// MOTOR_TOP
module MOTOR_TOP#(   
    parameter C_AXI_ID_WIDTH       = 4,         
    parameter C_AXI_ADDR_WIDTH     = 16,        
    parameter C_AXI_DATA_WIDTH     = 64,        
    parameter C_AXI_NBURST_SUPPORT = 1'b0,      
    parameter C_AXI_BURST_TYPE     = 2'b00,     
    parameter WATCH_DOG_WIDTH      = 12,         
    parameter C_ADDR_SUMOFFSET     =   32'h0000_1000,
    parameter C_ADDR_MOTOR2ETH     =   32'h0000_0000,       
    parameter C_ADDR_ETH2MOTOR     =   32'hE000_0000    
)(    
    input                               sys_clk,
    input                               sys_rst,
   	output                            	saxi_wready,  
   	input [C_AXI_ID_WIDTH-1:0]        	saxi_wid,     
   	input [C_AXI_ADDR_WIDTH-1:0]      	saxi_waddr,   
   	input [7:0]                       	saxi_wlen,    
   	input [2:0]                       	saxi_wsize,   
   	input [1:0]                       	saxi_wburst,  
   	input [1:0]                       	saxi_wlock,   
   	input [3:0]                       	saxi_wcache,  
   	input [2:0]                       	saxi_wprot,   
   	input                             	saxi_wvalid,  
   	output                            	saxi_wd_wready,   
   	input [C_AXI_DATA_WIDTH-1:0]      	saxi_wd_wdata,     
   	input [C_AXI_DATA_WIDTH/8-1:0]    	saxi_wd_wstrb,     
   	input                             	saxi_wd_wlast,     
   	input                             	saxi_wd_wvalid,    
   	output  [C_AXI_ID_WIDTH-1:0]      	saxi_wb_bid,      
   	output  [1:0]                     	saxi_wb_bresp,    
   	output                            	saxi_wb_bvalid,   
   	input                             	saxi_wb_bready,   
   	output                            	saxi_rready,      
   	input [C_AXI_ID_WIDTH-1:0]        	saxi_rid,         
  ...
Size: about 2,700 cells after synthesis, roughly 350 flip-flops, roughly 500 I/O pins.
make LEC_CHECK=0 ABC_AREA=1 CAP_MARGIN=20 CORE_ASPECT_RATIO=1.16 CORE_MARGIN=2 CORE_UTILIZATION=72 CTS_CLUSTER_DIAMETER=328 CTS_CLUSTER_SIZE=16 GPL_ROUTABILITY_DRIVEN=1 HOLD_SLACK_MARGIN=0.29 MIN_ROUTING_LAYER=met1 PLACE_DENSITY=0.78 SETUP_SLACK_MARGIN=0.65 SLEW_MARGIN=35 TNS_END_PERCENT=5 finish   # period 4.91 ns
run.sh (not shown) runs the stock make flow with config.mk's settings and CLKGATE_MAP_FILE=.
The starting point finished clean.
Then changed:
- ABC_AREA: 1 -> 0
- CORE_ASPECT_RATIO: 1.16 -> unset
- CTS_CLUSTER_DIAMETER: 328 -> unset
- CTS_CLUSTER_SIZE: 16 -> 99
- GPL_ROUTABILITY_DRIVEN: 1 -> unset
- HOLD_SLACK_MARGIN: 0.29 -> unset
- MIN_ROUTING_LAYER: met1 -> unset
- PLACE_DENSITY: 0.78 -> unset
- SETUP_SLACK_MARGIN: 0.65 -> unset
- SLEW_MARGIN: 35 -> 20
- TNS_END_PERCENT: 5 -> unset
- clock period: 4.91 -> 11.5 ns (I/O delays scaled with it)
Result: The changed run completed without violations; register-to-register slack gains 3.5 ns; non-clock buffer count drops by 7; clock-buffer cell count climbs by 16; clock power drops by 38%; design area drops by 4.1%; worst setup slack gains 1.5 ns; total power drops by 56%; routed wire length drops by 9.2%; sequential cell count stays the same; worst hold slack gains 0.019 ns; utilization climbs by 2.4 points.
Then changed:
- ABC_AREA: 0 -> unset
- CORE_UTILIZATION: 72 -> 40
- CTS_CLUSTER_SIZE: 99 -> unset
- clock period: 11.5 -> 5.62 ns (I/O delays scaled with it)
Effect: Worst setup slack degrades by 1.5 ns. Via count decreases by about 4%. Wire length grows by 3.1%. Core utilization decreases by 35 points. Die size climbs by about 80%. Clock skew came out lower by 0.016 ns. Worst hold slack degrades by 0.0074 ns. Power grows by about 130%. Final cell count is higher by 11%. Final area increases by about 4%.
Then changed:
- clock period: 5.62 -> 8.67 ns (I/O delays scaled with it)
After rerunning:
- The changed run ran to the end with no violations
- setup slack improved by 0.65 ns
- power is lower by well over a third
- wire length is about the same
- utilization is lower by 0.70 points
- cell count is lower slightly
- clock-buffer cell count is lower by 10
- design area is lower slightly
- die area is unchanged
- global-route usage stays flat
Then changed:
- CORE_UTILIZATION: 40 -> 71
- PLACE_DENSITY_LB_ADDON: unset -> 0.24
- SETUP_SLACK_MARGIN: unset -> 0.72
- clock period: 8.67 -> 5.04 ns (I/O delays scaled with it)
After rerunning:
- The new run completed without violations
- wire length rises by about 1%
- via count is higher by 6.8%
- flip-flop count is unchanged
- die size shrinks by about 43%
- final area came out higher by 1.0%
- count of clock-buffer cells in the layout went up by 1
- power goes up by about 70%
- setup slack got worse by 0.54 ns
- critical path depth is unchanged
- final cell count came out lower by 8.1%
- global-route usage climbs by 14 points

========
## maple
Starting RTL as in the previous note.
==> flow/config.mk <==
export PLATFORM = sky130hd
export DESIGN_NAME = MOTOR_TOP
export DESIGN_NICKNAME = MOTOR_TOP
export VERILOG_FILES = /design/flow/design.v
export SDC_FILE = /design/flow/constraint.sdc
export NUM_CORES = 4
export LEC_CHECK = 0
export CAP_MARGIN = 20
export CORE_ASPECT_RATIO = 0.88
export CORE_MARGIN = 2
export CORE_UTILIZATION = 72
export CTS_CLUSTER_DIAMETER = 29
export CTS_CLUSTER_SIZE = 95
export PLACE_DENSITY_LB_ADDON = 0.3
export SETUP_SLACK_MARGIN = 0.73
export SLEW_MARGIN = 20
export TNS_END_PERCENT = 5
==> flow/constraint.sdc <==
create_clock -name core_clock -period 5.04 [get_ports {sys_clk}]
set_input_delay 1.0080 -clock core_clock [delete_from_list [all_inputs] [get_ports {sys_clk}]]
set_output_delay 1.0080 -clock core_clock [all_outputs]
set_load 0.01 [all_outputs]
The final layout from maple, which completed every stage, passed the timing, DRC and antenna checks at the end of the flow.
Changes in xenon relative to maple:
- CTS_CLUSTER_DIAMETER removed (was 29)
- SETUP_SLACK_MARGIN removed (was 0.73)
- CORE_UTILIZATION changed from 72 to 40
- CTS_CLUSTER_SIZE removed (was 95)
- CORE_ASPECT_RATIO removed (was 0.88)
- TNS_END_PERCENT removed (was 5)
- PLACE_DENSITY_LB_ADDON removed (was 0.3)
- the clock period (ns, I/O delays scaled along) changed from 5.04 to 10.0
Results
Every run (maple and xenon) finished clean.
maple reports its worst setup path startpoint as inst_DAC_CTRL.data2eth[44]$_SDFFE_PP0P_ while xenon reports inst_DAC_CTRL.sclk_n$_DFF_N_.
Number of antenna violations at the first check in global routing down 1 in xenon wrt maple
[compare] base=maple new=xenon: largest clock skew in the final design saw a decrease; via count saw a decrease.
Highest routing layer actually used = met5: maple; highest routing layer actually used = met4: xenon
sclk as the end point of the critical path was reported by xenon, and inst_DAC_CTRL.data_sum[19]$_SDFFE_PP0P_ by maple.
Relative to xenon, the following input files were edited for yarrow:
- CORE_UTILIZATION: 40 -> 17
- the clock period (ns, I/O delays scaled along): 10.0 -> 14.8
### Flow results
- Between yarrow and xenon, the net count reported at finish does not differ in any meaningful way.
- In yarrow, sequential cell fraction of total power is lower than in xenon.
- met5 as the highest routing layer actually used was reported by yarrow, and met4 by xenon.
- In yarrow relative to xenon, cell area reported after detailed placement had gone up by a few percent.
- Compared with xenon, yarrow degrades via count.
For cedar, these inputs were changed with respect to yarrow:
- setting SETUP_SLACK_MARGIN to -0.02 for the first time
- changing CORE_UTILIZATION from 17 to 40
- changing the clock period (ns, I/O delays scaled along) from 14.8 to 8.67
- Final instance count without filler cells shrinks by more than 10% when moving from yarrow to cedar.
- cedar | status: complete | timing, DRC, antenna: pass
- In cedar relative to yarrow, overall power after layout had gone up by more than half.
- cedar against yarrow: final area moved down, die area moved down, count of buffering cells on the critical path with inverters included level.
- Looking at busiest metal layer after global routing, the met1 result is from yarrow; the met2 one comes from cedar.
- Setup slack: cedar less than yarrow
- met4 as the highest metal layer with signal wires was reported by cedar, and met5 by yarrow.
#### Input delta (nickel over cedar)
- CTS_CLUSTER_DIAMETER newly set to 217
- CORE_UTILIZATION changed from 40 to 65
- SETUP_SLACK_MARGIN removed (was -0.02)
- the clock period (ns, I/O delays scaled along) changed from 8.67 to 6.33
nickel reached the end of the flow, and the finished layout is clean on the timing, DRC and antenna checks. Of cedar and nickel, the run reporting the higher clock network power consumption was nickel. Sort cedar and nickel by cell total after placement desc -> top: cedar. The worst setup slack for register-to-register paths in nickel was lower than what cedar gave. Between cedar and nickel, the difference in number of hold violations in the final report is negligible. Compared with cedar, in nickel post-placement setup slack shrank by 0.65 ns, global-route wire length before repair lost about 5.3%, internal power consumption went up by about 40%, cell area down 1.5%, die size lost about 40%. As far as maximum root-to-sink buffer count goes, cedar and nickel are indistinguishable; the numbers are identical. [diff] power after layout, nickel relative to cedar: regression.

========
Starting RTL as in the previous note.
Settings: LEC_CHECK=0, ABC_AREA=1, CAP_MARGIN=15, CELL_PAD_IN_SITES_GLOBAL_PLACEMENT=2, CORE_ASPECT_RATIO=0.97, CORE_MARGIN=9, CORE_UTILIZATION=56, CTS_CLUSTER_SIZE=91, GPL_ROUTABILITY_DRIVEN=1, HOLD_SLACK_MARGIN=-0.06, MAX_ROUTING_LAYER=met5, MIN_ROUTING_LAYER=met2, PLACE_DENSITY=0.58, SETUP_SLACK_MARGIN=1.8, SLEW_MARGIN=0; clock period 7.2 ns.
The baseline ended with an error in global placement without I/O (3_1_place_gp_skip_io) (GPL-0301).
Then changed:
- ABC_AREA: 1 -> default
- CAP_MARGIN: 15 -> 20
- CELL_PAD_IN_SITES_GLOBAL_PLACEMENT: 2 -> default
- CORE_ASPECT_RATIO: 0.97 -> default
- CORE_MARGIN: 9 -> 2
- CORE_UTILIZATION: 56 -> 23
- CTS_CLUSTER_SIZE: 91 -> default
- GPL_ROUTABILITY_DRIVEN: 1 -> default
- HOLD_SLACK_MARGIN: -0.06 -> default
- MAX_ROUTING_LAYER: met5 -> default
- MIN_ROUTING_LAYER: met2 -> default
- PLACE_DENSITY: 0.58 -> default
- SETUP_SLACK_MARGIN: 1.8 -> default
- SLEW_MARGIN: 0 -> 20
- clock period: 7.2 -> 8.67 ns (I/O delays scaled with it)
Now the flow finished with timing, DRC and antenna clean.
Synthesized area fell by a few percent.
Die size came out higher by well over a third.
Synthesized cell count came out lower by about a fifth.
Then changed:
- CORE_UTILIZATION: 23 -> 72
- CTS_CLUSTER_SIZE: default -> 99
- clock period: 8.67 -> 13.4 ns (I/O delays scaled with it)
Effect:
- The changed run ran to the end with no violations
- cell area goes down by a few percent
- count of clock-buffer cells in the layout goes down by 3
- global-route usage goes up by 22 points
- setup slack is better by 1.5 ns
- total power goes down by well over a third
- via count goes up by a few percent
- routed wire length goes down by roughly a tenth
- die area goes down by well over a third
Power and IR drop assume default switching activity.
